==> design.v <==
module alu #(
	parameter INST_W = 4,
	parameter INT_W  = 6,
	parameter FRAC_W = 10,
	parameter DATA_W = INT_W + FRAC_W
)(
	input                      i_clk,
	input                      i_rst_n,
	input                      i_in_valid,
	output                     o_busy,
	input         [INST_W-1:0] i_inst,
	input  signed [DATA_W-1:0] i_data_a,
	input  signed [DATA_W-1:0] i_data_b,
	output                     o_out_valid,
	output        [DATA_W-1:0] o_data
);
	localparam SIGN_ADD = 4'b0000;
	localparam SIGN_SUB = 4'b0001;
	localparam SIGN_MUL = 4'b0010;
	localparam SOFTPLUS = 4'b0100;
	localparam XOR      = 4'b0101;
	localparam ARS      = 4'b0110;  
	localparam LEFT_ROT = 4'b0111;
	localparam CNT_L0   = 4'b1000;  
	localparam REV_M4   = 4'b1001;  
	localparam INIT     = 4'b1010;  
	localparam SIGN_ACC_1 = 4'b0011;
	localparam SIGN_ACC_2 = 4'b1011;
	localparam VECT_W    = 20;
	localparam VECT_SIZE = 16;
	reg [INST_W - 1: 0] current_state;
	reg [INST_W - 1: 0] next_state;
	reg                        o_busy_r;
	reg                        o_out_valid_r;
	reg        [DATA_W - 1: 0] o_data_r;
	wire                       o_busy_w;
	reg                        o_out_valid_w;
	reg        [DATA_W - 1: 0] o_data_w;
	reg signed [VECT_W - 1: 0] data_acc_old [VECT_SIZE - 1: 0];
	reg signed [VECT_W - 1: 0] data_acc_new [VECT_SIZE - 1: 0];
	reg signed [VECT_W - 1: 0] data_acc_out;
	reg signed [DATA_W - 1: 0] i_data_a_r;
	reg signed [DATA_W - 1: 0] i_data_b_r;
	reg need_saturate;
	integer i;
	assign o_busy       = o_busy_r;
	assign o_out_valid  = o_out_valid_r;
	assign o_data       = o_data_r;
	assign o_busy_w     = i_in_valid || current_state != INIT;
	always @ (*)
	begin
		data_acc_out  = 0;
		need_saturate = 0;
		begin
			case (current_state)
				SIGN_ADD:
				begin
					o_out_valid_w = 1;
					o_data_w      = add(i_data_a_r, i_data_b_r);
				end
				SIGN_SUB:
				begin
					o_out_valid_w = 1;
					o_data_w      = sub(i_data_a_r, i_data_b_r);
				end
				SIGN_MUL:
				begin
					o_out_valid_w = 1;
					o_data_w      = mul(i_data_a_r, i_data_b_r);
				end
				SIGN_ACC_1:
				begin
					o_out_valid_w = 0;
					o_data_w      = 0;
				end
				SIGN_ACC_2:
				begin
					data_acc_out = data_acc_new[i_data_a_r[$clog2(VECT_SIZE) - 1: 0]];
					if (data_acc_out[VECT_W - 1])
					begin
						need_saturate = (data_acc_out[(VECT_W - 1) - 1-: (VECT_W - DATA_W)] != {{(VECT_W - DATA_W){1'b1}}});
					end
					else
					begin
						need_saturate = (data_acc_out[(VECT_W - 1) - 1-: (VECT_W - DATA_W)] != {{(VECT_W - DATA_W){1'b0}}});
					end
					o_out_valid_w = 1;
					o_data_w      = (need_saturate) ?
										sat(data_acc_out[VECT_W - 1]) :
										data_acc_out[DATA_W - 1: 0];
				end
				SOFTPLUS:
				begin
					o_out_valid_w = 1;
					o_data_w      = softplus(i_data_a_r);
				end
				XOR:
				begin
					o_out_valid_w = 1;
					o_data_w      = exor(i_data_a_r, i_data_b_r);
				end
				ARS:
				begin
					o_out_valid_w = 1;
					o_data_w      = ars(i_data_a_r, i_data_b_r);
				end
				LEFT_ROT:
				begin
					o_out_valid_w = 1;
					o_data_w      = left_rot(i_data_a_r, i_data_b_r);
				end
				CNT_L0:
				begin
					o_out_valid_w = 1;
					o_data_w      = cnt_l0(i_data_a_r);
				end
				REV_M4:
				begin
					o_out_valid_w = 1;
					o_data_w      = rev_m4(i_data_a_r, i_data_b_r);
				end
				default:
				begin
					o_out_valid_w = 0;
					o_data_w      = 0;
				end
			endcase
		end
	end
	always @ (posedge i_clk or negedge i_rst_n)
	begin
		if (!i_rst_n)
		begin
			i_data_a_r <= 0;
			i_data_b_r <= 0;
		end
		else
		begin
			if (i_in_valid)
			begin
				i_data_a_r <= i_data_a;
				i_data_b_r <= i_data_b;
			end
			else
			begin
				i_data_a_r <= i_data_a_r;
				i_data_b_r <= i_data_b_r;
			end
		end
	end
	always @ (posedge i_clk or negedge i_rst_n)
	begin
		if (!i_rst_n)
		begin
			o_busy_r <= 1;
		end
		else
		begin
			o_busy_r <= o_busy_w;
		end
	end
	always @ (posedge i_clk or negedge i_rst_n)
	begin
		if (!i_rst_n)
		begin
			o_out_valid_r <= 0;
		end
		else
		begin
			o_out_valid_r <= o_out_valid_w;
		end
	end
	always @ (posedge i_clk or negedge i_rst_n)
	begin
		if (!i_rst_n)
		begin
			for (i = 0; i < VECT_SIZE; i = i + 1)
			begin
				data_acc_new[i] <= 0;
			end
		end
		else
		begin
			for (i = 0; i < VECT_SIZE; i = i + 1)
			begin
				if (current_state == SIGN_ACC_1 && i == i_data_a_r)
				begin
					data_acc_new[i] <= data_acc_old[i] + i_data_b_r;
				end
				else
				begin
					data_acc_new[i] <= data_acc_new[i];
				end
			end
		end
	end
	always @ (posedge i_clk or negedge i_rst_n)
	begin
		if (!i_rst_n)
		begin
			for (i = 0; i < VECT_SIZE; i = i + 1)
			begin
				data_acc_old[i] <= 0;
			end
		end
		else if (current_state == SIGN_ACC_2)
		begin
			for (i = 0; i < VECT_SIZE; i = i + 1)
			begin
				data_acc_old[i] <= data_acc_new[i];
			end
		end
	end
	always @ (posedge i_clk or negedge i_rst_n)
	begin
		if (!i_rst_n)
		begin
			current_state <= INIT;
		end
		else
		begin
			current_state <= next_state;
		end
	end
	always @ (*)
	begin
		case (current_state)
			INIT:
			begin
				if (i_in_valid)
				begin
					case (i_inst)
						SIGN_ADD:   next_state = SIGN_ADD;    
						SIGN_SUB:   next_state = SIGN_SUB;    
						SIGN_MUL:   next_state = SIGN_MUL;    
						SIGN_ACC_1: next_state = SIGN_ACC_1;  
						SOFTPLUS:   next_state = SOFTPLUS;    
						XOR:        next_state = XOR;         
						ARS:        next_state = ARS;         
						LEFT_ROT:   next_state = LEFT_ROT;    
						CNT_L0:     next_state = CNT_L0;      
						REV_M4:     next_state = REV_M4;      
						default:    next_state = INIT;        
					endcase
				end
				else
				begin
					next_state = INIT;
				end
			end
			SIGN_ACC_1:
			begin
				next_state = SIGN_ACC_2;
			end
			default:  next_state = INIT;
		endcase
	end
	always @ (posedge i_clk or negedge i_rst_n)
	begin
		if (!i_rst_n)
		begin
			o_data_r <= 0;
		end
		else
		begin
			o_data_r <= o_data_w;
		end
	end
	function automatic signed [DATA_W - 1: 0] add;
		input signed [DATA_W - 1: 0] a;
		input signed [DATA_W - 1: 0] b;
		reg signed [DATA_W - 1: 0] sum;
		reg                        is_overflow;
		begin
			sum = a + b;
			is_overflow = (a[DATA_W - 1] & b[DATA_W - 1] & ~sum[DATA_W - 1]) || (~a[DATA_W - 1] & ~b[DATA_W - 1] & sum[DATA_W - 1]);
			add = (is_overflow) ? sat(!sum[DATA_W - 1]) : sum;
		end
	endfunction
	function automatic signed [DATA_W - 1: 0] sub;
		input signed [DATA_W - 1: 0] a;
		input signed [DATA_W - 1: 0] b;
		reg signed [DATA_W - 1: 0] diff;
		reg                        is_overflow;
		begin
			diff = a - b;
			is_overflow = (a[DATA_W - 1] & ~b[DATA_W - 1] & ~diff[DATA_W - 1]) || (~a[DATA_W - 1] & b[DATA_W - 1] & diff[DATA_W - 1]);
			sub = (is_overflow) ? sat(!diff[DATA_W - 1]) : diff;
		end
	endfunction
	function automatic signed [DATA_W - 1: 0] mul;
		input signed [DATA_W - 1: 0] a;
		input signed [DATA_W - 1: 0] b;
		reg [2 * DATA_W: 0] prod;
		reg                 is_overflow;
		reg                 is_signed;
		begin
			prod = a * b;
			prod = rnd(prod, 9);
			is_signed = prod[2 * DATA_W];
			if (is_signed)
			begin
				is_overflow = (prod[(2 * DATA_W) - 1-: INT_W + 1] != {{(INT_W + 1){1'b1}}});
			end
			else
			begin
				is_overflow = (prod[(2 * DATA_W) - 1-: INT_W + 1] != {{(INT_W + 1){1'b0}}});
			end
			mul = prod[((2 * DATA_W) - INT_W - 1)-: DATA_W];
			mul = (is_overflow) ? sat(is_signed) : mul;
		end
	endfunction
	function automatic signed [DATA_W - 1: 0] softplus;
		input signed [DATA_W - 1: 0] a;
		reg signed [2 * DATA_W: 0] frac;
		reg signed  [INT_W - 1: 0] a_int;
		begin
			a_int = a[(DATA_W - 1)-: INT_W];
			if (a_int >= 'sd2)  
			begin
				softplus = a;
			end
			else if (a_int < 'sd2 && a_int >= 'sd0)  
			begin
				frac = a << 1;
				frac = frac + 12'b1000_0000_0000;
				frac = frac[DATA_W - 1: 0] * 16'hAAAB;
				frac = rnd(frac, 16);
				frac = frac >> 17;
				softplus = frac[DATA_W - 1: 0];
			end
			else if (a_int < 'sd0 && a_int >= -'sd1)  
			begin
				frac = a + 12'b1000_0000_0000;
				frac = frac[DATA_W - 1: 0] * 16'hAAAB;
				frac = rnd(frac, 16);
				frac = frac >> 17;
				softplus = frac[DATA_W - 1: 0];
			end
			else if (a_int < -'sd1 && a_int >= -'sd2)  
			begin
				frac = a << 1;
				frac = frac[DATA_W - 1: 0] + 14'b01_0100_0000_0000;
				frac = frac[DATA_W - 1: 0] * 16'hE38F;
				frac = rnd(frac, 18);
				frac = frac >> 19;
				softplus = frac[DATA_W - 1: 0];
			end
			else if (a_int < -'sd2 && a_int >= -'sd3)  
			begin
				frac = a + 12'b1100_0000_0000;
				frac = frac[DATA_W - 1: 0] * 16'hE38F;
				frac = rnd(frac, 18);
				frac = frac >> 19;
				softplus = frac[DATA_W - 1: 0];
			end
			else  
			begin
				softplus = 0;
			end
		end
	endfunction
	function automatic signed [DATA_W - 1: 0] exor;
		input signed [DATA_W - 1: 0] a;
		input signed [DATA_W - 1: 0] b;
		begin
			exor = a ^ b;
		end
	endfunction
	function automatic signed [DATA_W - 1: 0] ars;
		input signed [DATA_W - 1: 0] a;
		input signed [DATA_W - 1: 0] b;
		begin
			ars = a >>> b;
		end
	endfunction
	function automatic [DATA_W - 1: 0] left_rot;
		input [DATA_W - 1: 0] a;
		input [DATA_W - 1: 0] b;
		begin
			left_rot = (a << b) | (a >> (DATA_W - b));
		end
	endfunction
	function automatic [DATA_W - 1: 0] cnt_l0;
		input [DATA_W - 1: 0] a;
		reg [$clog2(DATA_W): 0] leading_one;
		integer i;
		begin
			if (a == 0)
			begin
				cnt_l0 = DATA_W;
			end
			else
			begin
				leading_one = 0;
				for (i = DATA_W - 1; i > 0; i = i - 1)
				begin
					if (a[i] && i > leading_one)
					begin
						leading_one = i;
					end
				end
				cnt_l0 = DATA_W - 1 - leading_one;
			end
		end
	endfunction
	function automatic [DATA_W - 1: 0] rev_m4;
		input [DATA_W - 1: 0] a;
		input [DATA_W - 1: 0] b;
		integer i;
		begin
			for (i = 0; i < 13; i = i + 1)
			begin
				rev_m4[i] = (a[i+: 4] == b[(DATA_W - 1 - i)-: 4]);
			end
			rev_m4[DATA_W - 1-: 3] = 0;
		end
	endfunction
	function automatic signed [DATA_W - 1: 0] sat;
		input is_signed;
		begin
			sat = (is_signed) ? 16'b1000_0000_0000_0000 : 16'b0111_1111_1111_1111;
		end
	endfunction
	function automatic signed [2 * DATA_W: 0] rnd;
		input signed [2 * DATA_W: 0] a;
		input    [$clog2(DATA_W): 0] rounding_bit;
		begin
			rnd = (a[rounding_bit]) ? a + (1'b1 << rounding_bit) : a;
		end
	endfunction
endmodule
==> run.sh <==
#!/bin/bash
# the make line also repeats each setting of config.mk as NAME=value (left out here)
make -C /OpenROAD-flow-scripts/flow DESIGN_CONFIG=/design/flow/config.mk WORK_HOME=/design/flow/orfs CLKGATE_MAP_FILE= finish
==> config.mk <==
export PLATFORM = sky130hd
export DESIGN_NAME = alu
export DESIGN_NICKNAME = alu
export VERILOG_FILES = /design/flow/design.v
export SDC_FILE = /design/flow/constraint.sdc
export NUM_CORES = 4
export LEC_CHECK = 0
export CAP_MARGIN = 20
export CORE_MARGIN = 2
export CORE_UTILIZATION = 50
export CTS_CLUSTER_DIAMETER = 313
export PLACE_DENSITY = 0.42
export SETUP_SLACK_MARGIN = 1.25
export SLEW_MARGIN = 20
==> constraint.sdc <==
create_clock -name core_clock -period 10.5 [get_ports {i_clk}]
set_input_delay 2.1000 -clock core_clock [delete_from_list [all_inputs] [get_ports {i_clk}]]
set_output_delay 2.1000 -clock core_clock [all_outputs]
set_load 0.01 [all_outputs]
==> results of run 1 <==
[layout make-up]
class,count,area (um2)
antenna,4,10.0
tap,1876,2350
timing repair buffer,182,1560
fill,13000,63400
sequential,694,17400
clock buffer,133,2620
inverter,902,3390
clock inverter,23,375
multi-input combinational,6237,48700
[what timing repair did]
action | CTS | global route
endpoints found under the setup margin | 0 | 8
resized | 0 | 1
endpoints found under the hold margin | 0 | 0
[routing by layer]
layer  GRT usage, %  wire, um  part of all wire (%)
met4           13.6     11600                   4.5
met1           50.1    113000                    44
met2           53.0    110000                    43
met3           7.33     21700                   8.5
met5              0        87                 0.034
[per-stage QoR]
step / std cells / hold slack, ps
finish: 10100 / 477
global route: 10000 / 494
CTS: 10000 / 482
detailed placement: 9889 / 467
global placement: 9889 / 461
floorplan: 8137 / 450
==> reports/results.env, run 1 <==
STATUS='no timing/DRC/antenna violations'
COUNT_OF_CELLS_ALONG_THE_WORST_REGISTER_TO_REGISTER_PATH=24
AOI_SHARE_PCT=15.2
DETAILED_PLACE.AREA_UM2=73300
SEQ_AREA_FRAC_SYNTH_PCT=24.6
GP_CONGESTION=0.981
NETS=9563
PORTION_OF_THE_CLOCK_CYCLE_CONSUMED_BY_THE_WORST_PATH_IN_THE_FINAL_LAYOUT_PCT=83.8
DRTPASS1ITERATIONS=7
PATH_CLK_SLEW_PS=70
CORE_AREA_UM2=140000
PORT-BUFFER-COUNT=56
MIN_DELAY_PATH_CLASS='flip-flop to flip-flop'
DRT_FIRST_ITER_VIOLATIONS=5573
CRITICAL_PATH.MAX_FANOUT=14
POSTLAYOUTCELLAREA_UM2=76300
YOSYSMOSTFREQUENTCELL='sky130_fd_sc_hd__nand2_1'
GR-TOTAL-OVERFLOW=0
POST-PLACE-WS_PS=1770
FINAL.SETUP.WORST_SLACK_PS=1700
WORST_SLEW_PIN_SLEW_PS=1170
FF_TYPE='sky130_fd_sc_hd__dfrtp_1'
SYNTH_ASYNC_SR_FLOP_SHARE_PCT=100
CP_NUM_CELLS=24
YOSYS-TOP-CELLS-COUNT='1673 x sky130_fd_sc_hd__nand2_1, 891 x sky130_fd_sc_hd__inv_1, 883 x sky130_fd_sc_hd__ha_1'
ANT_NETS=0
NETLIST_LOGIC_FAMILY_TOP='adder cells'
POST-ROUTE-MIN-PERIOD_PS=8800
CPMAXSTAGEDELAYCELL='sky130_fd_sc_hd__dfrtp_1'
TIMING.HOLD.WORST_PATH_DEPTH=2
CRITPATHTOPFAMILY='adder cells'
REPORT.FINAL.SETUP_VIOL=0
SYNTH-SIMPLE-AREA-SHARE_PCT=16.2
ANTENNA_FOUND_INITIAL=11
CLOCKROOTBUFFER='sky130_fd_sc_hd__clkbuf_16'
YS_SH_ADDER_PCT=30.9
CTS.PATH.MAX_BUFFERS=3
MAXIMUM_OPERATING_FREQUENCY_GHz=0.114
WORST_SKEW_PAIR.LATE_LATENCY_PS=710
POST-SYNTH-TOP-AREA-FRACTION_PCT=24.5
CRITPATHCAPTURE='o_data_r[5]'
STD_CELL_ROWS=137
CHIP_AREA_LINE_OF_THE_YOSYS_REPORT_UM2=70500
POSTCTSHOLDBUFS=0
YOSYSWARNINGCOUNT=3
REG2REG_SETUP_SLACK_PS=1700
CORE_UTIL_AT_FP_PCT=50.5
TRITONCTS_NUM_SINKS=694
SYNTHTOPCELLSBYAREA='sky130_fd_sc_hd__dfrtp_1 25%, sky130_fd_sc_hd__ha_1 16%, sky130_fd_sc_hd__fa_1 15%, sky130_fd_sc_hd__nand2_1 8.9%, sky130_fd_sc_hd__inv_1 4.7%'
HOLD-PATH-ENDPOINT='data_acc_old[9][2]'
CRITPATHMOSTFREQUENTCELL='sky130_fd_sc_hd__fa_1'
SYNTH.MUX.AREA_FRACTION_PCT=1.07
WORST_PATH_CELL_TRACE='buf_4 > nand2_1 > fa_1 > fa_1 > inv_1 > fa_1 > inv_1 > fa_1 > fa_1 > inv_1 > fa_1 > ha_1 > a21oi_1 > o21ai_1 > a221oi_4 > o2111ai_1 > nand4_1 > nand3_1 > nor4_2 > and4b_1 > o22ai_1 > a211oi_2 > o21bai_1 > o221ai_1'
DRC_VIOLATION_COUNT_AFTER_ROUTING=0
SYNTH_CELLS=8137
WORST-PATH-BUF-INV=4
SETUP_REPAIR_AFTER_GLOBAL_ROUTING_MISSED_ITS_MARGIN='no'
SYNTH_CELL_TYPE_COUNT=115
FP.DIEAREA_UM2=144000
TIMING.CRITICAL_PATH.TO_TYPE='flip-flop'
DRT-VIAS-PER-INSTANCE=5.95
LAYOUT.CORE_UTILIZATION_PCT=54.7
R2R_ENDPOINT='o_data_r[5]'
POST_SYNTH_INSTANCE_AREA_UM2=70500
POSTROUTEWIRELENGTH_MM=256
CTS_TREE='done'
AREA_GROWTH_SYN_TO_LAYOUT_PCT=8.25
GRT_START_MAX_NET_PINS=163
CLOCK-SKEW-FINAL_PS=53.1
NUMBER_OF_HOLD_SLACK_VIOLATIONS_IN_THE_FINAL_TIMING_REPORT=0
CRIT_PATH_MAX_INCR_DELAY_PS=1040
REG2REG_FROM='i_data_a_r[8]'
NETLIST.TOP_CELL.BY_AREA='sky130_fd_sc_hd__dfrtp_1'
EDF_COUNT=0
MAXSLEWVIOLCOUNT=0
SYNTH-XOR-AREA-SHARE_PCT=5.56
TIMING.SETUP.TNS_PS=0
WORST-ENDPOINT-ARRIVAL_PS=9390
GLOBAL_ROUTE_WIRE_LENGTH_BEFORE_REPAIR_MM=384
HP-START='data_acc_old[9][2]'
FIRST_GLOBAL_VIAS=59100
CTS.REPAIR_TIMING.SETUP_BUFFER_COUNT=0
TIMING.MAX_SLEW.REL_SLACK_PCT=21.3
OPENROAD.WARNINGS=87
FP.DIEW_UM=380
CTS_HTREE_LEVELS=3
WORST_SETUP_PATH_START_KIND='flip-flop'
GRT_USAGE_PCT=35.4
PLACE_HPWL_MM=196
SYNTH_NETS=9596
STARTPOINT='i_data_a_r[8]'
AVGSYNTHCELLAREA_UM2=8.67
MAXCAPVIOLATIONS=0
DRT-WIRELENGTH-PER-CELL_UM=25.4
DIE_H_UM=380
CTS-BUFFERS-INSERTED=87
IO_PINS=57
SYNTH_FLOPS=694
VIA_COUNT=59800
CRITICALPATHCATEGORY='flip-flop to flip-flop'
SYNTH.YOSYS.NUM_CELLS=8137
CP.REQUIRED_PS=11090
==> inputs of run 2 (changes only) <==
CORE_UTILIZATION = 72   (was 50)
CTS_CLUSTER_DIAMETER = unset   (was 313)
PLACE_DENSITY = 0.68   (was 0.42)
SETUP_SLACK_MARGIN = 1.56   (was 1.25)
clock period = 6.34 ns   (was 10.5 ns; I/O delays follow)
==> reports/results.env, run 2 <==
DETAILED_PLACE.AREA_UM2=78900
SYNTH-SIMPLE-AREA-SHARE_PCT=16.2
SYNTH_ASYNC_SR_FLOP_SHARE_PCT=100
CHIP_AREA_LINE_OF_THE_YOSYS_REPORT_UM2=70500
SYNTH-XOR-AREA-SHARE_PCT=5.56
DIE_H_UM=317
YOSYSWARNINGCOUNT=3
SYNTH_NETS=9596
SYNTH_FLOPS=694
YOSYSMOSTFREQUENTCELL='sky130_fd_sc_hd__nand2_1'
CORE_AREA_UM2=96900
STATUS='did not finish'
YOSYS-TOP-CELLS-COUNT='1673 x sky130_fd_sc_hd__nand2_1, 891 x sky130_fd_sc_hd__inv_1, 883 x sky130_fd_sc_hd__ha_1'
AVGSYNTHCELLAREA_UM2=8.67
NETLIST.TOP_CELL.BY_AREA='sky130_fd_sc_hd__dfrtp_1'
CTS.PATH.MAX_BUFFERS=3
POST-SYNTH-TOP-AREA-FRACTION_PCT=24.5
PORT-BUFFER-COUNT=56
OUTCOME.STOP_STAGE='global routing (5_1_grt)'
SYNTH_CELL_TYPE_COUNT=115
CTS-BUFFERS-INSERTED=73
NETLIST_LOGIC_FAMILY_TOP='adder cells'
FF_TYPE='sky130_fd_sc_hd__dfrtp_1'
GP_CONGESTION=1.08
IO_PINS=57
SYNTH.YOSYS.NUM_CELLS=8137
COUNT_OF_PLACED_STANDARD_CELLS_INCLUDING_TAPS=10000
SYNTH.MUX.AREA_FRACTION_PCT=1.07
AOI_SHARE_PCT=15.2
EDF_COUNT=0
CORE_UTIL_AT_FP_PCT=72.8
CLOCKROOTBUFFER='sky130_fd_sc_hd__clkbuf_16'
POST_SYNTH_INSTANCE_AREA_UM2=70500
FP.DIEAREA_UM2=100000
SYNTHTOPCELLSBYAREA='sky130_fd_sc_hd__dfrtp_1 25%, sky130_fd_sc_hd__ha_1 16%, sky130_fd_sc_hd__fa_1 15%, sky130_fd_sc_hd__nand2_1 8.9%, sky130_fd_sc_hd__inv_1 4.7%'
PLACE_HPWL_MM=201
CTS_HTREE_LEVELS=3
YS_SH_ADDER_PCT=30.9
TRITONCTS_NUM_SINKS=694
SEQ_AREA_FRAC_SYNTH_PCT=24.6
STD_CELL_ROWS=114
FP.DIEW_UM=317
POSTCTSHOLDBUFS=0
SYNTH_CELLS=8137
## run 2: repair_timing
action,4_1_cts
setup buffers,51
gates resized,155
setup endpoints to repair,32
pin swaps,93
gates cloned,2
## run 2: metrics by stage
stage | worst slack, ps | utilization, % | hold WS [ps]
after global placement | -1010 | 81.4 | 460
after floorplan | -921 | - | 450
after CTS | -951 | 85.2 | 482
after detailed placement | -1220 | 81.4 | 467
==> inputs of run 3 (changes only) <==
CAP_MARGIN = 15   (was 20)
CORE_UTILIZATION = 71   (was 72)
PLACE_DENSITY = unset   (was 0.68)
SETUP_SLACK_MARGIN = unset   (was 1.56)
clock period = 7.22 ns   (was 6.34 ns; I/O delays follow)
==> reports/results.env, run 3 <==
SEQ_AREA_FRAC_SYNTH_PCT=24.6
STARTPOINT='i_data_b_r[1]'
TIMING.HOLD.WORST_PATH_DEPTH=2
DRT-VIAS-PER-INSTANCE=6.81
OPENROAD.WARNINGS=96
DRTPASS1ITERATIONS=10
AVGSYNTHCELLAREA_UM2=8.67
DETAILED_PLACE.AREA_UM2=76600
COUNT_OF_CELLS_ALONG_THE_WORST_REGISTER_TO_REGISTER_PATH=31
YS_SH_ADDER_PCT=30.9
CLOCK-SKEW-FINAL_PS=31.1
CRITPATHMOSTFREQUENTCELL='sky130_fd_sc_hd__fa_1'
COUNT_OF_PLACED_STANDARD_CELLS_INCLUDING_TAPS=9773
POST-ROUTE-MIN-PERIOD_PS=7400
VIA_COUNT=68100
REPORT.FINAL.SETUP_VIOL=15
POST_LAYOUT_NONFILLER_INSTANCES=9996
TIMING.CRITICAL_PATH.TO_TYPE='flip-flop'
CRITPATHTOPFAMILY='adder cells'
CTS_HTREE_LEVELS=3
NETLIST_LOGIC_FAMILY_TOP='adder cells'
R2R_ENDPOINT='o_data_r[14]'
WORST-ENDPOINT-ARRIVAL_PS=7940
YOSYS-TOP-CELLS-COUNT='1673 x sky130_fd_sc_hd__nand2_1, 891 x sky130_fd_sc_hd__inv_1, 883 x sky130_fd_sc_hd__ha_1'
SYNTH_CELL_TYPE_COUNT=115
CORE_UTIL_AT_FP_PCT=71.7
YOSYSMOSTFREQUENTCELL='sky130_fd_sc_hd__nand2_1'
GRT_USAGE_PCT=51.3
HP-START='data_acc_old[4][9]'
CP_NUM_CELLS=31
POSTLAYOUTCELLAREA_UM2=81000
YOSYSWARNINGCOUNT=3
NUMBER_OF_HOLD_SLACK_VIOLATIONS_IN_THE_FINAL_TIMING_REPORT=0
DIE_H_UM=319
PORTION_OF_THE_CLOCK_CYCLE_CONSUMED_BY_THE_WORST_PATH_IN_THE_FINAL_LAYOUT_PCT=102
POSTROUTEWIRELENGTH_MM=266
WORST_SETUP_PATH_START_KIND='flip-flop'
CRIT_PATH_MAX_INCR_DELAY_PS=580
PORT-BUFFER-COUNT=56
SYNTH_ASYNC_SR_FLOP_SHARE_PCT=100
HOLD_WS_PS=479
DRT-WIRELENGTH-PER-CELL_UM=26.6
MAXIMUM_OPERATING_FREQUENCY_GHz=0.135
CRITICALPATHCATEGORY='flip-flop to flip-flop'
NETS=10100
SYNTH.MUX.AREA_FRACTION_PCT=1.07
CTS.PATH.MAX_BUFFERS=3
GLOBAL_ROUTE_WIRE_LENGTH_BEFORE_REPAIR_MM=400
EDF_COUNT=0
CTS_TREE='done'
FP.DIEAREA_UM2=102000
FAILED_CHECKS='setup timing'
FP.DIEW_UM=319
WORST-PATH-BUF-INV=10
CTS-BUFFERS-INSERTED=75
POSTCTSHOLDBUFS=0
CPMAXSTAGEDELAYCELL='sky130_fd_sc_hd__fa_1'
WORST_SKEW_PAIR.LATE_LATENCY_PS=690
DRC_VIOLATION_COUNT_AFTER_ROUTING=0
SYNTHTOPCELLSBYAREA='sky130_fd_sc_hd__dfrtp_1 25%, sky130_fd_sc_hd__ha_1 16%, sky130_fd_sc_hd__fa_1 15%, sky130_fd_sc_hd__nand2_1 8.9%, sky130_fd_sc_hd__inv_1 4.7%'
PATH_CLK_SLEW_PS=80
CP.REQUIRED_PS=7770
STD_CELL_ROWS=115
SETUP_REPAIR_AFTER_GLOBAL_ROUTING_MISSED_ITS_MARGIN='yes'
ANTENNA_FOUND_INITIAL=13
SYNTH-XOR-AREA-SHARE_PCT=5.56
AREA_GROWTH_SYN_TO_LAYOUT_PCT=14.8
STATUS='complete, but fails checks'
GP_CONGESTION=1.08
DRT_FIRST_ITER_VIOLATIONS=9744
TRITONCTS_NUM_SINKS=694
FIRST_GLOBAL_VIAS=68900
SYNTH-SIMPLE-AREA-SHARE_PCT=16.2
CORE_AREA_UM2=98400
POST-SYNTH-TOP-AREA-FRACTION_PCT=24.5
SYNTH_FLOPS=694
AOI_SHARE_PCT=15.2
ANT_NETS=0
MAXSLEWVIOLCOUNT=0
CRITPATHCAPTURE='o_data_r[14]'
TIMING.MAX_SLEW.REL_SLACK_PCT=18.6
REG2REG_FROM='i_data_b_r[1]'
MIN_DELAY_PATH_CLASS='flip-flop to flip-flop'
CLOCKROOTBUFFER='sky130_fd_sc_hd__clkbuf_16'
FINAL.SETUP.WORST_SLACK_PS=-176
REG2REG_SETUP_SLACK_PS=-180
GR-TOTAL-OVERFLOW=0
CHIP_AREA_LINE_OF_THE_YOSYS_REPORT_UM2=70500
NETLIST.TOP_CELL.BY_AREA='sky130_fd_sc_hd__dfrtp_1'
FF_TYPE='sky130_fd_sc_hd__dfrtp_1'
CRITICAL_PATH.MAX_FANOUT=8
HOLD-PATH-ENDPOINT='data_acc_old[4][9]'
PLACE_HPWL_MM=195
SYNTH_CELLS=8137
SYNTH_NETS=9596
POST_SYNTH_INSTANCE_AREA_UM2=70500
SYNTH.YOSYS.NUM_CELLS=8137
MAXCAPVIOLATIONS=0
WORST_SLEW_PIN_SLEW_PS=1220
GRT_START_MAX_NET_PINS=185
IO_PINS=57
==> run 3: stage by stage <==
stage          setup WS, ps  utilization [%]  TNS (ps)
6_report               -176             82.3     -1500
5_1_grt                -357             82.2     -4400
4_1_cts               -9.16             81.0     -9.16
3_3_place_gp           -147             77.8      -649
3_5_place_dp           -329             77.8     -2250
2_1_floorplan         -44.7                -      -133
==> run 3: final cells by class <==
class                      count  area, um2
fill                        5592      17500
inverter                     902       3410
clock inverter                27        447
tap                         1287       1610
multi-input combinational   6237      49900
sequential                   694      17400
clock buffer                 109       2190
timing repair buffer         728       6000
antenna                       12       30.0
==> run 3: metal layers <==
layer / vias up / track usage [%] / routed length [um]
li1: 28400 / - / -
met3: 1755 / 18.1 / 36600
met4: 16 / 32.9 / 22800
met5: - / 0 / 128
met2: 5525 / 78.0 / 115000
met1: 32400 / 62.2 / 91400
==> run 3: repair_timing <==
item,4_1_cts,5_1_grt
pin swaps,27,81
endpoints found under the setup margin,16,16
gates resized,65,186
setup buffers,16,60
==> inputs of run 4 (changes only) <==
CAP_MARGIN = 20   (was 15)
CORE_UTILIZATION = 72   (was 71)
CTS_CLUSTER_DIAMETER = 313   (was unset)
CTS_CLUSTER_SIZE = 20   (was unset)
PLACE_DENSITY_LB_ADDON = 0.0   (was unset)
SETUP_SLACK_MARGIN = 2.26   (was unset)
TNS_END_PERCENT = 5   (was unset)
clock period = 8.11 ns   (was 7.22 ns; I/O delays follow)
==> reports/results.env, run 4 <==
CORE_UTIL_AT_FP_PCT=72.8
SYNTH_ASYNC_SR_FLOP_SHARE_PCT=100
ANT_NETS=0
FP.DIEW_UM=317
TIMING.CRITICAL_PATH.TO_TYPE='flip-flop'
CRITICALPATHCATEGORY='flip-flop to flip-flop'
TIMING.SETUP.TNS_PS=0
GP_CONGESTION=1.10
HOLD-PATH-ENDPOINT='data_acc_old[5][13]'
SETUP_REPAIR_AFTER_GLOBAL_ROUTING_MISSED_ITS_MARGIN='yes'
CRITPATHTOPFAMILY='adder cells'
MIN_DELAY_PATH_CLASS='flip-flop to flip-flop'
DRT-VIAS-PER-INSTANCE=6.76
CORE_AREA_UM2=96900
R2R_ENDPOINT='o_data_r[12]'
CTS.PATH.MAX_BUFFERS=3
SYNTH-XOR-AREA-SHARE_PCT=5.56
AVGSYNTHCELLAREA_UM2=8.67
SYNTHTOPCELLSBYAREA='sky130_fd_sc_hd__dfrtp_1 25%, sky130_fd_sc_hd__ha_1 16%, sky130_fd_sc_hd__fa_1 15%, sky130_fd_sc_hd__nand2_1 8.9%, sky130_fd_sc_hd__inv_1 4.7%'
CLOCKROOTBUFFER='sky130_fd_sc_hd__clkbuf_16'
WORST-ENDPOINT-ARRIVAL_PS=8110
STARTPOINT='i_data_a_r[11]'
MAXIMUM_OPERATING_FREQUENCY_GHz=0.132
USE_MET2_PCT=71.5
YOSYS-TOP-CELLS-COUNT='1673 x sky130_fd_sc_hd__nand2_1, 891 x sky130_fd_sc_hd__inv_1, 883 x sky130_fd_sc_hd__ha_1'
CRITPATHMOSTFREQUENTCELL='sky130_fd_sc_hd__fa_1'
DRT_FIRST_ITER_VIOLATIONS=8890
COUNT_OF_CELLS_ALONG_THE_WORST_REGISTER_TO_REGISTER_PATH=27
OPENROAD.WARNINGS=91
NETS=9750
IO_PINS=57
CTS_TREE='done'
MAXCAPVIOLATIONS=0
SYNTH_FLOPS=694
FILLERS=5909
SYNTH_CELLS=8137
GR-TOTAL-OVERFLOW=0
DIE_H_UM=317
REPORT.FINAL.SETUP_VIOL=0
POST-PLACE-WS_PS=-23.0
VIA_COUNT=64900
EDF_COUNT=0
CLOCK-SKEW-FINAL_PS=64.9
CRITPATHCAPTURE='o_data_r[12]'
TIMING.MAX_SLEW.REL_SLACK_PCT=11.3
STATUS='no timing/DRC/antenna violations'
CHIP_AREA_LINE_OF_THE_YOSYS_REPORT_UM2=70500
DRT-WIRELENGTH-PER-CELL_UM=26.1
AOI_SHARE_PCT=15.2
PATH_CLK_SLEW_PS=110
TRITONCTS_NUM_SINKS=694
SEQ_AREA_FRAC_SYNTH_PCT=24.6
CP_NUM_CELLS=27
NETLIST.TOP_CELL.BY_AREA='sky130_fd_sc_hd__dfrtp_1'
NUMBER_OF_HOLD_SLACK_VIOLATIONS_IN_THE_FINAL_TIMING_REPORT=0
YS_SH_ADDER_PCT=30.9
POST-ROUTE-MIN-PERIOD_PS=7550
TIMING.HOLD.WORST_PATH_DEPTH=2
POSTCTSHOLDBUFS=0
REG2REG_FROM='i_data_a_r[11]'
POST_SYNTH_INSTANCE_AREA_UM2=70500
SYNTH_NETS=9596
CP.REQUIRED_PS=8670
NETLIST_LOGIC_FAMILY_TOP='adder cells'
SYNTH_CELL_TYPE_COUNT=115
LAYOUT.CORE_UTILIZATION_PCT=80.1
YOSYSMOSTFREQUENTCELL='sky130_fd_sc_hd__nand2_1'
HP-START='data_acc_old[5][13]'
GRT_USAGE_PCT=49.1
FP.DIEAREA_UM2=100000
WORST-PATH-BUF-INV=8
DRC_VIOLATION_COUNT_AFTER_ROUTING=0
POST-SYNTH-TOP-AREA-FRACTION_PCT=24.5
CPMAXSTAGEDELAYCELL='sky130_fd_sc_hd__fa_2'
CRIT_PATH_MAX_INCR_DELAY_PS=590
FINAL-SEQ-AREA_UM2=17400
ANTENNA_FOUND_INITIAL=16
PLACE_HPWL_MM=187
AREA_GROWTH_SYN_TO_LAYOUT_PCT=9.93
WORST_SETUP_PATH_START_KIND='flip-flop'
MAXSLEWVIOLCOUNT=0
FF_TYPE='sky130_fd_sc_hd__dfrtp_1'
REG2REG_SETUP_SLACK_PS=560
WORST_SLEW_PIN_SLEW_PS=1330
PORTION_OF_THE_CLOCK_CYCLE_CONSUMED_BY_THE_WORST_PATH_IN_THE_FINAL_LAYOUT_PCT=93.1
WORST_SKEW_PAIR.LATE_LATENCY_PS=670
POSTLAYOUTCELLAREA_UM2=77500
GRT_START_MAX_NET_PINS=211
STD_CELL_ROWS=114
HOLD_WS_PS=482
USE_MET1_PCT=63.6
PORT-BUFFER-COUNT=56
GRT.MET3_USAGE_PCT=19.4
SYNTH-SIMPLE-AREA-SHARE_PCT=16.2
DRTPASS1ITERATIONS=14
CTS_HTREE_LEVELS=2
GRT-BUSIEST-LAYER='met2'
FIRST_GLOBAL_VIAS=64300
SYNTH.MUX.AREA_FRACTION_PCT=1.07
POSTROUTEWIRELENGTH_MM=251
FINAL.SETUP.WORST_SLACK_PS=556
COMB_AREA_UM2=50100
DETAILED_PLACE.AREA_UM2=73400
CRITICAL_PATH.MAX_FANOUT=7
CTS-BUFFERS-INSERTED=40
GLOBAL_ROUTE_WIRE_LENGTH_BEFORE_REPAIR_MM=372
SYNTH.YOSYS.NUM_CELLS=8137
YOSYSWARNINGCOUNT=3
[run 4: per-stage QoR]
stage,instances
2_1_floorplan,8137
3_3_place_gp,9356
3_5_place_dp,9356
4_1_cts,9490
5_1_grt,9581
6_report,9597
[run 4: cell type report]
| class | count | area share (%) |
|---|---|---|
| clock inverters | 4 | 0.0694 |
| flip-flops and latches | 694 | 22.5 |
| multi-input cells | 6238 | 64.6 |
| clock buffers | 52 | 1.35 |
| inverters | 902 | 4.43 |
| repair buffers | 415 | 4.93 |
| diodes | 16 | 0.0516 |
| well taps | 1276 | 2.06 |
[run 4: what timing repair did]
| action | CTS | global route |
|---|---|---|
| setup buffers | 76 | 91 |
| endpoints found under the setup margin | 16 | 16 |
| pin swaps | 52 | 115 |
| gates resized | 166 | 179 |
| gates cloned | 2 | 0 |
[run 4: per-layer routing]
layer  vias up  routed length [um]
met5         -                 105
met4        16               15400
met3      1033               39600
met2      4754              105000
met1     31300               90000
li1      27700                   -
==> inputs of run 5 (changes only) <==
CORE_UTILIZATION = 45   (was 72)
CTS_CLUSTER_DIAMETER = unset   (was 313)
CTS_CLUSTER_SIZE = unset   (was 20)
PLACE_DENSITY_LB_ADDON = unset   (was 0.0)
SETUP_SLACK_MARGIN = 2.7   (was 2.26)
TNS_END_PERCENT = unset   (was 5)
clock period = 9.32 ns   (was 8.11 ns; I/O delays follow)
==> reports/results.env, run 5 <==
MAXIMUM_OPERATING_FREQUENCY_GHz=0.133
CLOCK-SKEW-FINAL_PS=55.8
NUMBER_OF_HOLD_SLACK_VIOLATIONS_IN_THE_FINAL_TIMING_REPORT=0
CRITPATHMOSTFREQUENTCELL='sky130_fd_sc_hd__buf_4'
OPENROAD.WARNINGS=97
HOLD-PATH-ENDPOINT='data_acc_old[0][3]'
EDF_COUNT=0
COMB_AREA_UM2=50600
STATUS='no timing/DRC/antenna violations'
YOSYSMOSTFREQUENTCELL='sky130_fd_sc_hd__nand2_1'
SYNTH-SIMPLE-AREA-SHARE_PCT=16.2
FIRST_GLOBAL_VIAS=60300
DRT-WIRELENGTH-PER-CELL_UM=24.5
COUNT_OF_PLACED_STANDARD_CELLS_INCLUDING_TAPS=10100
REG2REG_FROM='i_data_a_r[7]'
GRT_USAGE_PCT=32.2
HP-START='data_acc_old[0][3]'
DIE_H_UM=400
SYNTH_CELLS=8137
CRITPATHTOPFAMILY='adder cells'
SYNTH_NETS=9596
STARTPOINT='i_data_a_r[7]'
DRTPASS1ITERATIONS=10
POSTROUTEWIRELENGTH_MM=258
CTS_HTREE_LEVELS=3
SYNTH_CELL_TYPE_COUNT=115
YS_SH_ADDER_PCT=30.9
SETUP_REPAIR_AFTER_GLOBAL_ROUTING_MISSED_ITS_MARGIN='yes'
FP.DIEW_UM=400
CRIT_PATH_MAX_INCR_DELAY_PS=600
MAXCAPVIOLATIONS=0
GR-TOTAL-OVERFLOW=0
GLOBAL_ROUTE_WIRE_LENGTH_BEFORE_REPAIR_MM=388
YOSYSWARNINGCOUNT=3
POST_LAYOUT_NONFILLER_INSTANCES=10500
WORST-PATH-BUF-INV=12
YOSYS-TOP-CELLS-COUNT='1673 x sky130_fd_sc_hd__nand2_1, 891 x sky130_fd_sc_hd__inv_1, 883 x sky130_fd_sc_hd__ha_1'
CRITICALPATHCATEGORY='flip-flop to flip-flop'
PATH_CLK_SLEW_PS=70
CTS-BUFFERS-INSERTED=85
MIN_DELAY_PATH_CLASS='flip-flop to flip-flop'
PLACE_HPWL_MM=192
WORST_SETUP_PATH_START_KIND='flip-flop'
FINAL-SEQ-AREA_UM2=17500
REPORT.FINAL.SETUP_VIOL=0
SYNTH_FLOPS=694
CORE_AREA_UM2=156000
ANTENNA_FOUND_INITIAL=8
TIMING.CRITICAL_PATH.TO_TYPE='flip-flop'
TRITONCTS_NUM_SINKS=694
NETLIST.TOP_CELL.BY_AREA='sky130_fd_sc_hd__dfrtp_1'
SYNTH_ASYNC_SR_FLOP_SHARE_PCT=100
WORST_SKEW_PAIR.LATE_LATENCY_PS=720
AREA_GROWTH_SYN_TO_LAYOUT_PCT=15.3
IO_PINS=57
AVGSYNTHCELLAREA_UM2=8.67
POST-ROUTE-MIN-PERIOD_PS=7520
AOI_SHARE_PCT=15.2
NETLIST_LOGIC_FAMILY_TOP='adder cells'
STD_CELL_ROWS=145
SYNTH.YOSYS.NUM_CELLS=8137
SEQ_AREA_FRAC_SYNTH_PCT=24.6
CRITPATHCAPTURE='o_data_r[14]'
POST-SYNTH-TOP-AREA-FRACTION_PCT=24.5
CLOCKROOTBUFFER='sky130_fd_sc_hd__clkbuf_16'
PORTION_OF_THE_CLOCK_CYCLE_CONSUMED_BY_THE_WORST_PATH_IN_THE_FINAL_LAYOUT_PCT=80.7
FP.DIEAREA_UM2=160000
CP.REQUIRED_PS=9920
PORT-BUFFER-COUNT=56
SYNTH-XOR-AREA-SHARE_PCT=5.56
WORST_SLEW_PIN_SLEW_PS=1290
CHIP_AREA_LINE_OF_THE_YOSYS_REPORT_UM2=70500
SYNTHTOPCELLSBYAREA='sky130_fd_sc_hd__dfrtp_1 25%, sky130_fd_sc_hd__ha_1 16%, sky130_fd_sc_hd__fa_1 15%, sky130_fd_sc_hd__nand2_1 8.9%, sky130_fd_sc_hd__inv_1 4.7%'
TIMING.SETUP.TNS_PS=0
NETS=9847
CTS_TREE='done'
REG2REG_SETUP_SLACK_PS=1800
MAXSLEWVIOLCOUNT=0
GP_CONGESTION=1.04
VIA_COUNT=61300
FILLERS=14500
ANT_NETS=0
POST_SYNTH_INSTANCE_AREA_UM2=70500
DRT-VIAS-PER-INSTANCE=5.83
CORE_UTIL_AT_FP_PCT=45.2
CTS.PATH.MAX_BUFFERS=3
FF_TYPE='sky130_fd_sc_hd__dfrtp_1'
SYNTH.MUX.AREA_FRACTION_PCT=1.07
GRT_START_MAX_NET_PINS=194
TIMING.MAX_SLEW.REL_SLACK_PCT=14.3
CPMAXSTAGEDELAYCELL='sky130_fd_sc_hd__fa_2'
CRITICAL_PATH.MAX_FANOUT=4
WORST-ENDPOINT-ARRIVAL_PS=8120
COUNT_OF_CELLS_ALONG_THE_WORST_REGISTER_TO_REGISTER_PATH=28
DRC_VIOLATION_COUNT_AFTER_ROUTING=0
TIMING.HOLD.WORST_PATH_DEPTH=2
DRT_FIRST_ITER_VIOLATIONS=6238
R2R_ENDPOINT='o_data_r[14]'
CP_NUM_CELLS=28
## run 5: layout make-up
cell class,instances,share of cell area (%)
Antenna cell,1,0.00308
Clock buffer,128,3.06
Clock inverter,30,0.485
Inverter,902,4.25
Multi-Input combinational cell,6238,62.3
Sequential cell,694,21.5
Tap cell,2058,3.17
Timing Repair Buffer,467,5.26
## run 5: timing repair
item,4_1_cts,5_1_grt
resized,330,118
setup buffers,208,48
gates cloned,3,0
hold buffers,0,0
pin swaps,142,85
setup endpoints to repair,16,16
## run 5: metal layers
| layer | global-route usage, % | part of all wire [%] | wire length, um | up-vias |
|---|---|---|---|---|
| met5 | 0 | 0.030 | 78 | - |
| met2 | 47.5 | 42 | 109000 | 2483 |
| met3 | 6.46 | 8.9 | 23000 | 567 |
| met1 | 46.6 | 44 | 114000 | 30200 |
| li1 | - | - | - | 28000 |
| met4 | 11.9 | 4.4 | 11400 | 12 |
## run 5: stage by stage
stage	setup WS [ps]	hold WS, ps	area (um2)	utilization (%)
after CTS	1920	480	80400	51.5
after global routing	1620	496	81300	52.1
final	1800	475	81300	52.1
after global placement	529	462	74200	47.6
after floorplan	2060	450	71200	-
after detailed placement	677	467	74200	47.6
==> inputs of run 6 (changes only) <==
CELL_PAD_IN_SITES_DETAIL_PLACEMENT = 2   (was unset)
CELL_PAD_IN_SITES_GLOBAL_PLACEMENT = 1   (was unset)
CORE_MARGIN = 3   (was 2)
CORE_UTILIZATION = 70   (was 45)
CTS_CLUSTER_DIAMETER = 247   (was unset)
CTS_CLUSTER_SIZE = 73   (was unset)
HOLD_SLACK_MARGIN = 0.29   (was unset)
MIN_ROUTING_LAYER = met2   (was unset)
PLACE_DENSITY = 0.42   (was unset)
SETUP_SLACK_MARGIN = 1.25   (was 2.7)
SLEW_MARGIN = 40   (was 20)
clock period = 10.5 ns   (was 9.32 ns; I/O delays follow)
==> reports/results.env, run 6 <==
STATUS='did not finish'
OUTCOME.STOP_STAGE='global placement without I/O (3_1_place_gp_skip_io)'
FIRSTERROR='[ERROR GPL-0301] Utilization 101.675 % exceeds 100%.'
STD_CELL_ROWS=115
NETLIST.TOP_CELL.BY_AREA='sky130_fd_sc_hd__dfrtp_1'
SYNTH.YOSYS.NUM_CELLS=8137
SYNTH-XOR-AREA-SHARE_PCT=5.56
SYNTHTOPCELLSBYAREA='sky130_fd_sc_hd__dfrtp_1 25%, sky130_fd_sc_hd__ha_1 16%, sky130_fd_sc_hd__fa_1 15%, sky130_fd_sc_hd__nand2_1 8.9%, sky130_fd_sc_hd__inv_1 4.7%'
SYNTH_NETS=9596
YOSYSMOSTFREQUENTCELL='sky130_fd_sc_hd__nand2_1'
CHIP_AREA_LINE_OF_THE_YOSYS_REPORT_UM2=70500
SYNTH-SIMPLE-AREA-SHARE_PCT=16.2
FP.DIEW_UM=323
AVGSYNTHCELLAREA_UM2=8.67
SYNTH_CELL_TYPE_COUNT=115
FF_TYPE='sky130_fd_sc_hd__dfrtp_1'
YOSYSWARNINGCOUNT=3
YOSYS-TOP-CELLS-COUNT='1673 x sky130_fd_sc_hd__nand2_1, 891 x sky130_fd_sc_hd__inv_1, 883 x sky130_fd_sc_hd__ha_1'
SYNTH_CELLS=8137
FP.DIEAREA_UM2=105000
EDF_COUNT=0
SEQ_AREA_FRAC_SYNTH_PCT=24.6
YS_SH_ADDER_PCT=30.9
CORE_UTIL_AT_FP_PCT=71.1
CORE_AREA_UM2=99100
POST_SYNTH_INSTANCE_AREA_UM2=70500
POST-SYNTH-TOP-AREA-FRACTION_PCT=24.5
SYNTH_ASYNC_SR_FLOP_SHARE_PCT=100
DIE_H_UM=323
AOI_SHARE_PCT=15.2
NETLIST_LOGIC_FAMILY_TOP='adder cells'
SYNTH.MUX.AREA_FRACTION_PCT=1.07
SYNTH_FLOPS=694
==> inputs of run 7 (changes only) <==
ABC_AREA = 1   (was unset)
CAP_MARGIN = 10   (was 20)
CELL_PAD_IN_SITES_DETAIL_PLACEMENT = 1   (was 2)
CELL_PAD_IN_SITES_GLOBAL_PLACEMENT = 2   (was 1)
CORE_ASPECT_RATIO = 1.45   (was unset)
CORE_MARGIN = 10   (was 3)
CORE_UTILIZATION = 65   (was 70)
CTS_CLUSTER_DIAMETER = 128   (was 247)
CTS_CLUSTER_SIZE = unset   (was 73)
GPL_ROUTABILITY_DRIVEN = 1   (was unset)
GPL_TIMING_DRIVEN = 0   (was unset)
HOLD_SLACK_MARGIN = 0.02   (was 0.29)
PLACE_DENSITY = unset   (was 0.42)
SETUP_SLACK_MARGIN = 2.29   (was 1.25)
SLEW_MARGIN = 0   (was 40)
clock period = 10.3 ns   (was 10.5 ns; I/O delays follow)
==> reports/results.env, run 7 <==
SYNTH-SIMPLE-AREA-SHARE_PCT=19.8
DIE_H_UM=429
OUTCOME.STOP_STAGE='global placement without I/O (3_1_place_gp_skip_io)'
YOSYS-TOP-CELLS-COUNT='2403 x sky130_fd_sc_hd__nand2_1, 1709 x sky130_fd_sc_hd__inv_1, 937 x sky130_fd_sc_hd__o21ai_0'
SYNTH_NETS=11400
SYNTHTOPCELLSBYAREA='sky130_fd_sc_hd__dfrtp_1 23%, sky130_fd_sc_hd__ha_1 15%, sky130_fd_sc_hd__fa_1 14%, sky130_fd_sc_hd__nand2_1 12%, sky130_fd_sc_hd__inv_1 8.5%'
SYNTH_CELLS=9980
CHIP_AREA_LINE_OF_THE_YOSYS_REPORT_UM2=75100
NETLIST.TOP_CELL.BY_AREA='sky130_fd_sc_hd__dfrtp_1'
FIRSTERROR='[ERROR GPL-0301] Utilization 121.860 % exceeds 100%.'
FP.DIEAREA_UM2=130000
CORE_AREA_UM2=115000
AOI_SHARE_PCT=14.4
YOSYSWARNINGCOUNT=3
CORE_UTIL_AT_FP_PCT=65.3
NETLIST_LOGIC_FAMILY_TOP='adder cells'
YOSYSMOSTFREQUENTCELL='sky130_fd_sc_hd__nand2_1'
STATUS='did not finish'
SYNTH-XOR-AREA-SHARE_PCT=3.61
FF_TYPE='sky130_fd_sc_hd__dfrtp_1'
POST-SYNTH-TOP-AREA-FRACTION_PCT=23.0
EDF_COUNT=0
SYNTH_FLOPS=694
AVGSYNTHCELLAREA_UM2=7.53
SYNTH.YOSYS.NUM_CELLS=9980
SYNTH_ASYNC_SR_FLOP_SHARE_PCT=100
SYNTH.MUX.AREA_FRACTION_PCT=0.0549
FP.DIEW_UM=302
STD_CELL_ROWS=150
SYNTH_CELL_TYPE_COUNT=69
YS_SH_ADDER_PCT=29.0
POST_SYNTH_INSTANCE_AREA_UM2=75100
SEQ_AREA_FRAC_SYNTH_PCT=23.1
==> inputs of run 8 (changes only) <==
ABC_AREA = unset   (was 1)
CAP_MARGIN = 15   (was 10)
CELL_PAD_IN_SITES_DETAIL_PLACEMENT = unset   (was 1)
CELL_PAD_IN_SITES_GLOBAL_PLACEMENT = unset   (was 2)
CORE_ASPECT_RATIO = unset   (was 1.45)
CORE_MARGIN = 2   (was 10)
CORE_UTILIZATION = 71   (was 65)
CTS_CLUSTER_DIAMETER = 54   (was 128)
CTS_CLUSTER_SIZE = 21   (was unset)
GPL_ROUTABILITY_DRIVEN = unset   (was 1)
GPL_TIMING_DRIVEN = unset   (was 0)
HOLD_SLACK_MARGIN = unset   (was 0.02)
MIN_ROUTING_LAYER = unset   (was met2)
SETUP_SLACK_MARGIN = 1.1   (was 2.29)
SLEW_MARGIN = 20   (was 0)
clock period = 7.22 ns   (was 10.3 ns; I/O delays follow)
==> reports/results.env, run 8 <==
SYNTH-XOR-AREA-SHARE_PCT=5.56
COUNT_OF_CELLS_ALONG_THE_WORST_REGISTER_TO_REGISTER_PATH=26
SYNTHTOPCELLSBYAREA='sky130_fd_sc_hd__dfrtp_1 25%, sky130_fd_sc_hd__ha_1 16%, sky130_fd_sc_hd__fa_1 15%, sky130_fd_sc_hd__nand2_1 8.9%, sky130_fd_sc_hd__inv_1 4.7%'
MAXIMUM_OPERATING_FREQUENCY_GHz=0.132
NETS=10200
EDF_COUNT=0
GRT_USAGE_PCT=52.9
HOLD-PATH-ENDPOINT='data_acc_old[10][2]'
SEQ_AREA_FRAC_SYNTH_PCT=24.6
SYNTH_ASYNC_SR_FLOP_SHARE_PCT=100
CRIT_PATH_MAX_INCR_DELAY_PS=570
CRITPATHCAPTURE='o_data_r[12]'
CTS_TREE='done'
AOI_SHARE_PCT=15.2
TIMING.CRITICAL_PATH.TO_TYPE='flip-flop'
MIN_DELAY_PATH_CLASS='flip-flop to flip-flop'
WORST_SETUP_PATH_START_KIND='flip-flop'
YOSYSWARNINGCOUNT=3
CTS-BUFFERS-INSERTED=69
FAILED_CHECKS='setup timing'
CRITPATHTOPFAMILY='adder cells'
SETUP_REPAIR_AFTER_GLOBAL_ROUTING_MISSED_ITS_MARGIN='yes'
TRITONCTS_NUM_SINKS=694
GRT_START_MAX_NET_PINS=194
REG2REG_FROM='i_data_a_r[11]'
TIMING.MAX_SLEW.REL_SLACK_PCT=16.0
HP-START='data_acc_new[10][2]'
SYNTH_NETS=9596
CORE_AREA_UM2=98400
PORTION_OF_THE_CLOCK_CYCLE_CONSUMED_BY_THE_WORST_PATH_IN_THE_FINAL_LAYOUT_PCT=105
POST-PLACE-WS_PS=-263
CP_NUM_CELLS=26
YOSYSMOSTFREQUENTCELL='sky130_fd_sc_hd__nand2_1'
ANTENNA_FOUND_INITIAL=25
CRITICALPATHCATEGORY='flip-flop to flip-flop'
SYNTH_FLOPS=694
CPMAXSTAGEDELAYCELL='sky130_fd_sc_hd__fa_1'
IO_PINS=57
FIRST_GLOBAL_VIAS=70200
NETLIST_LOGIC_FAMILY_TOP='adder cells'
PORT-BUFFER-COUNT=56
POST-ROUTE-MIN-PERIOD_PS=7560
YS_SH_ADDER_PCT=30.9
CP.REQUIRED_PS=7750
STARTPOINT='i_data_a_r[11]'
STATUS='complete, but fails checks'
FF_TYPE='sky130_fd_sc_hd__dfrtp_1'
TIMING.HOLD.WORST_PATH_DEPTH=2
WORST-ENDPOINT-ARRIVAL_PS=8090
DIE_H_UM=319
CORE_UTIL_AT_FP_PCT=71.7
DRTPASS1ITERATIONS=17
VIA_COUNT=70300
POST_SYNTH_INSTANCE_AREA_UM2=70500
FINAL.SETUP.WORST_SLACK_PS=-339
DRC_VIOLATION_COUNT_AFTER_ROUTING=0
POST_LAYOUT_NONFILLER_INSTANCES=10100
STD_CELL_ROWS=115
NUMBER_OF_HOLD_SLACK_VIOLATIONS_IN_THE_FINAL_TIMING_REPORT=0
CTS.PATH.MAX_BUFFERS=3
AREA_GROWTH_SYN_TO_LAYOUT_PCT=16.8
AVGSYNTHCELLAREA_UM2=8.67
DRT-VIAS-PER-INSTANCE=6.98
SYNTH_CELLS=8137
HOLD_WS_PS=478
NETLIST.TOP_CELL.BY_AREA='sky130_fd_sc_hd__dfrtp_1'
PLACE_HPWL_MM=201
SYNTH.MUX.AREA_FRACTION_PCT=1.07
SYNTH-SIMPLE-AREA-SHARE_PCT=16.2
WORST-PATH-BUF-INV=5
GP_CONGESTION=1.11
FP.DIEW_UM=319
MAXSLEWVIOLCOUNT=0
ANT_NETS=0
POST-SYNTH-TOP-AREA-FRACTION_PCT=24.5
CRITICAL_PATH.MAX_FANOUT=8
POSTROUTEWIRELENGTH_MM=280
CHIP_AREA_LINE_OF_THE_YOSYS_REPORT_UM2=70500
R2R_ENDPOINT='o_data_r[12]'
MAXCAPVIOLATIONS=0
CTS_HTREE_LEVELS=3
CLOCKROOTBUFFER='sky130_fd_sc_hd__clkbuf_16'
REG2REG_SETUP_SLACK_PS=-340
GR-TOTAL-OVERFLOW=0
REPORT.FINAL.SETUP_VIOL=16
SYNTH_CELL_TYPE_COUNT=115
WORST_SLEW_PIN_SLEW_PS=1260
CLOCK-SKEW-FINAL_PS=45.0
GLOBAL_ROUTE_WIRE_LENGTH_BEFORE_REPAIR_MM=409
YOSYS-TOP-CELLS-COUNT='1673 x sky130_fd_sc_hd__nand2_1, 891 x sky130_fd_sc_hd__inv_1, 883 x sky130_fd_sc_hd__ha_1'
COUNT_OF_PLACED_STANDARD_CELLS_INCLUDING_TAPS=9832
DRT-WIRELENGTH-PER-CELL_UM=27.8
SYNTH.YOSYS.NUM_CELLS=8137
WORST_SKEW_PAIR.LATE_LATENCY_PS=670
OPENROAD.WARNINGS=96
PATH_CLK_SLEW_PS=90
DRT_FIRST_ITER_VIOLATIONS=11700
POSTCTSHOLDBUFS=0
FP.DIEAREA_UM2=102000
run 8: final cells by class:
type,instances,area [um2]
clock inverters,53,731
inverters,902,3410
fillers,5202,16000
diodes,11,27.5
multi-input cells,6238,50500
well taps,1287,1610
clock buffers,75,1820
flip-flops and latches,694,17400
repair buffers,813,6840
run 8: routing by layer:
layer / vias up / global-route usage [%] / wire length [um]
li1: 28700 / - / -
met1: 33200 / 65.2 / 93500
met2: 6324 / 77.2 / 116000
met3: 2034 / 22.8 / 46900
met4: 36 / 31.6 / 22800
met5: - / 0.378 / 437
run 8: timing repair:
action,in CTS,in global routing
gates resized,149,214
endpoints found under the hold margin,0,0
setup endpoints to repair,16,16
gates cloned,1,1
pin swaps,87,148
setup buffers,49,48
run 8: per-stage QoR:
step           util (%)  setup TNS, ps  cell area, um2
3_3_place_gp       78.5           -877           77300
5_1_grt            83.7          -6540           82300
6_report           83.7          -3490           82400
2_1_floorplan         -           -112           71200
3_5_place_dp       78.5          -2720           77300
4_1_cts            82.2           -314           80900
==> inputs of run 9 (changes only) <==
CAP_MARGIN = 20   (was 15)
CORE_UTILIZATION = 72   (was 71)
CTS_CLUSTER_DIAMETER = 313   (was 54)
CTS_CLUSTER_SIZE = 20   (was 21)
PLACE_DENSITY_LB_ADDON = 0.0   (was unset)
SETUP_SLACK_MARGIN = 1.25   (was 1.1)
clock period = 8.11 ns   (was 7.22 ns; I/O delays follow)
==> reports/results.env, run 9 <==
PORT-BUFFER-COUNT=56
PORTION_OF_THE_CLOCK_CYCLE_CONSUMED_BY_THE_WORST_PATH_IN_THE_FINAL_LAYOUT_PCT=93.4
WORST_SETUP_PATH_START_KIND='flip-flop'
ANTENNA_FOUND_INITIAL=9
SYNTH_NETS=9596
YOSYSWARNINGCOUNT=3
CRITPATHTOPFAMILY='adder cells'
CP.REQUIRED_PS=8640
REG2REG_FROM='i_data_b_r[3]'
HP-START='data_acc_new[0][0]'
NETLIST.TOP_CELL.BY_AREA='sky130_fd_sc_hd__dfrtp_1'
YOSYS-TOP-CELLS-COUNT='1673 x sky130_fd_sc_hd__nand2_1, 891 x sky130_fd_sc_hd__inv_1, 883 x sky130_fd_sc_hd__ha_1'
CRITPATHCAPTURE='o_data_r[14]'
EDF_COUNT=0
CHIP_AREA_LINE_OF_THE_YOSYS_REPORT_UM2=70500
MAXSLEWVIOLCOUNT=0
STATUS='no timing/DRC/antenna violations'
SYNTH_CELLS=8137
CRITICAL_PATH.MAX_FANOUT=4
CLOCK-SKEW-FINAL_PS=36.9
FINAL-SEQ-AREA_UM2=17400
STD_CELL_ROWS=114
SYNTH_ASYNC_SR_FLOP_SHARE_PCT=100
SETUP_REPAIR_AFTER_GLOBAL_ROUTING_MISSED_ITS_MARGIN='yes'
CP_NUM_CELLS=26
CRITICALPATHCATEGORY='flip-flop to flip-flop'
VIA_COUNT=64600
DRC_VIOLATION_COUNT_AFTER_ROUTING=0
POST_SYNTH_INSTANCE_AREA_UM2=70500
GRT_START_MAX_NET_PINS=221
COUNT_OF_PLACED_STANDARD_CELLS_INCLUDING_TAPS=9344
SYNTH.MUX.AREA_FRACTION_PCT=1.07
COMB_AREA_UM2=50000
OPENROAD.WARNINGS=97
CPMAXSTAGEDELAYCELL='sky130_fd_sc_hd__fa_2'
WORST_SKEW_PAIR.LATE_LATENCY_PS=650
NETS=9733
POSTROUTEWIRELENGTH_MM=248
MIN_DELAY_PATH_CLASS='flip-flop to flip-flop'
DRT-WIRELENGTH-PER-CELL_UM=25.9
IO_PINS=57
SYNTH.YOSYS.NUM_CELLS=8137
FILLERS=6118
YS_SH_ADDER_PCT=30.9
DIE_H_UM=317
DRT_FIRST_ITER_VIOLATIONS=8749
NUMBER_OF_HOLD_SLACK_VIOLATIONS_IN_THE_FINAL_TIMING_REPORT=0
GR-TOTAL-OVERFLOW=0
GRT_USAGE_PCT=48.5
CTS.PATH.MAX_BUFFERS=3
AREA_GROWTH_SYN_TO_LAYOUT_PCT=9.29
NETLIST_LOGIC_FAMILY_TOP='adder cells'
SEQ_AREA_FRAC_SYNTH_PCT=24.6
DRT-VIAS-PER-INSTANCE=6.76
GP_CONGESTION=1.05
CTS_TREE='done'
PLACE_HPWL_MM=186
CORE_UTIL_AT_FP_PCT=72.8
WORST-PATH-BUF-INV=7
TIMING.CRITICAL_PATH.TO_TYPE='flip-flop'
DRTPASS1ITERATIONS=7
FF_TYPE='sky130_fd_sc_hd__dfrtp_1'
SYNTH_CELL_TYPE_COUNT=115
FP.DIEAREA_UM2=100000
TIMING.MAX_SLEW.REL_SLACK_PCT=15.4
STARTPOINT='i_data_b_r[3]'
AOI_SHARE_PCT=15.2
REPORT.FINAL.SETUP_VIOL=0
POST_LAYOUT_NONFILLER_INSTANCES=9568
COUNT_OF_CELLS_ALONG_THE_WORST_REGISTER_TO_REGISTER_PATH=26
TRITONCTS_NUM_SINKS=694
SYNTH_FLOPS=694
HOLD-PATH-ENDPOINT='data_acc_old[0][0]'
CLOCKROOTBUFFER='sky130_fd_sc_hd__clkbuf_16'
WORST-ENDPOINT-ARRIVAL_PS=8110
CORE_AREA_UM2=96900
FP.DIEW_UM=317
CRIT_PATH_MAX_INCR_DELAY_PS=620
MAXCAPVIOLATIONS=0
TIMING.HOLD.WORST_PATH_DEPTH=2
PATH_CLK_SLEW_PS=120
REG2REG_SETUP_SLACK_PS=540
WORST_SLEW_PIN_SLEW_PS=1270
SYNTH-SIMPLE-AREA-SHARE_PCT=16.2
POST-SYNTH-TOP-AREA-FRACTION_PCT=24.5
GLOBAL_ROUTE_WIRE_LENGTH_BEFORE_REPAIR_MM=367
ANT_NETS=0
R2R_ENDPOINT='o_data_r[14]'
POSTCTSHOLDBUFS=0
CRITPATHMOSTFREQUENTCELL='sky130_fd_sc_hd__fa_1'
AVGSYNTHCELLAREA_UM2=8.67
-- run 9: cell type report --
cell class	count	area share (%)
well taps	1276	2.07
diodes	9	0.0292
repair buffers	399	4.59
flip-flops and latches	694	22.6
inverters	902	4.43
multi-input cells	6237	64.9
clock buffers	47	1.33
clock inverters	4	0.0730
-- run 9: per-layer routing --
| layer | track usage, % | vias up | wire, um |
|---|---|---|---|
| li1 | - | 27700 | - |
| met4 | 25.7 | 14 | 16800 |
| met3 | 17.7 | 1104 | 37100 |
| met2 | 71.1 | 4597 | 104000 |
| met1 | 62.8 | 31200 | 89500 |
| met5 | 0.805 | - | 181 |
-- run 9: timing repair --
action	in CTS	in global routing
hold endpoints to repair	0	0
gates cloned	1	1
resized	177	100
setup endpoints to repair	16	16
setup buffers	117	45
pin swaps	88	80
-- run 9: through the flow --
stage / worst slack (ps) / utilization [%] / instance area (um2)
6_report: 537 / 79.6 / 77100
4_1_cts: 652 / 78.7 / 76200
5_1_grt: 371 / 79.6 / 77100
2_1_floorplan: 845 / - / 71000
3_3_place_gp: 133 / 75.7 / 73300
3_5_place_dp: 25.2 / 75.7 / 73400
